## run A
// alu_top
module alu_top (
    input             clk,
    input      [15:0] a,
    input      [15:0] b,
    input      [2:0]  opcode,
    input             mode,
    output reg [15:0] result,
    output reg        za,
    output reg        zb,
    output reg        eq,
    output reg        gt,
    output reg        lt
);
For scale: ~2300 cells after synthesis, ~57 flip-flops.
make LEC_CHECK=0 ABC_AREA=1 CAP_MARGIN=20 CORE_MARGIN=2 CORE_UTILIZATION=68 CTS_CLUSTER_DIAMETER=52 HOLD_SLACK_MARGIN=-0.1 MAX_ROUTING_LAYER=met4 SETUP_SLACK_MARGIN=4.4 SLEW_MARGIN=20 TNS_END_PERCENT=30 finish   # period 27.8 ns
run.sh (not shown) runs the stock make flow with config.mk's settings and CLKGATE_MAP_FILE=.
Run A did not make it past global routing (5_1_grt), where a tool error ended it.
Relative to run A, the following input files were edited for run B:
==> flow/config.mk <==
export PLATFORM = sky130hd
export DESIGN_NAME = alu_top
export DESIGN_NICKNAME = alu_top
export VERILOG_FILES = /design/flow/design.v
export SDC_FILE = /design/flow/constraint.sdc
export NUM_CORES = 4
export LEC_CHECK = 0
export ABC_AREA = 1
export CAP_MARGIN = 20
export CORE_MARGIN = 2
export CORE_UTILIZATION = 72
export PLACE_DENSITY_LB_ADDON = 0.08
export SLEW_MARGIN = 20
==> flow/constraint.sdc <==
create_clock -name core_clock -period 5.97 [get_ports {clk}]
set_input_delay 1.1940 -clock core_clock [delete_from_list [all_inputs] [get_ports {clk}]]
set_output_delay 1.1940 -clock core_clock [all_outputs]
set_load 0.01 [all_outputs]
### Flow results
Pre-placement core utilization (run B over run A): increase, 4.6 points. Post-synthesis share of cell area spent on xor and xnor gates: run B vs run A identical. Run B vs. run A: die size lost about 5.4%; core footprint lost 6.3%; row count lost about 3.6%. Sequential cell area fraction in the yosys report delta (run B -> run A): insignificant. Compared with run A, run B shows half-perimeter wire length after detailed placement that has gone up by more than a quarter. Going from run A to run B, the number of placed instances with taps included was found to have gone up by 52. Run B: DPL-0038 in clock tree synthesis (4_1_cts) -> run aborted. Run B has placement-stage cell area above what run A had.
Edits applied to the flow inputs when going from run B to run C:
diff --git a/flow/config.mk b/flow/config.mk
--- a/flow/config.mk
+++ b/flow/config.mk
@@ -6,8 +6,6 @@
 export NUM_CORES = 4
 export LEC_CHECK = 0
-export ABC_AREA = 1
 export CAP_MARGIN = 20
 export CORE_MARGIN = 2
-export CORE_UTILIZATION = 72
-export PLACE_DENSITY_LB_ADDON = 0.08
+export CORE_UTILIZATION = 40
 export SLEW_MARGIN = 20
==> flow/constraint.sdc <==
create_clock -name core_clock -period 37.1 [get_ports {clk}]
set_input_delay 7.4200 -clock core_clock [delete_from_list [all_inputs] [get_ports {clk}]]
set_output_delay 7.4200 -clock core_clock [all_outputs]
set_load 0.01 [all_outputs]
==> comparison <==
- The die of run C is larger than the one used in run B.
- Number of placement rows (higher): run C
- Run C finished every stage and its layout cleared the timing, design-rule and antenna checks.
- Number of nets produced by synthesis ends up higher on run B.
- Diff run B -> run C | effective utilization at floorplan | decrease of 33 points
- Run B → run C: area after synthesis went up 580 um^2, number of cell instances after yosys synthesis dropped 129.
diff inputs: run C => run D
diff --git a/flow/config.mk b/flow/config.mk
--- a/flow/config.mk
+++ b/flow/config.mk
@@ -8,4 +8,7 @@
 export CAP_MARGIN = 20
 export CORE_MARGIN = 2
-export CORE_UTILIZATION = 40
+export CORE_UTILIZATION = 67
+export CTS_CLUSTER_DIAMETER = 58
+export MAX_ROUTING_LAYER = met4
 export SLEW_MARGIN = 20
+export TNS_END_PERCENT = 5
==> flow/constraint.sdc <==
create_clock -name core_clock -period 27.5 [get_ports {clk}]
set_input_delay 5.5000 -clock core_clock [delete_from_list [all_inputs] [get_ports {clk}]]
set_output_delay 5.5000 -clock core_clock [all_outputs]
set_load 0.01 [all_outputs]
--- outcome ---
Stage in which a tool error killed run D: global routing (5_1_grt). Side by side, number of cells after detailed placement turned out lower in run D than in run C. Compared with run C, run D shows floorplan core area that has gone down by more than a quarter. Run D does better than run C on detailed placer's ending HPWL. Number of gates resized after CTS: run D vs run C up 54. Between run C and run D, the die area is lower for run D. Number of rows in the core area was higher in run C than in run D. From run C to run D the numbers moved as follows: number of clock buffers inserted by TritonCTS saw little to no change; final weighted congestion in routability-driven placement saw an increase; synthesized area saw little to no change.
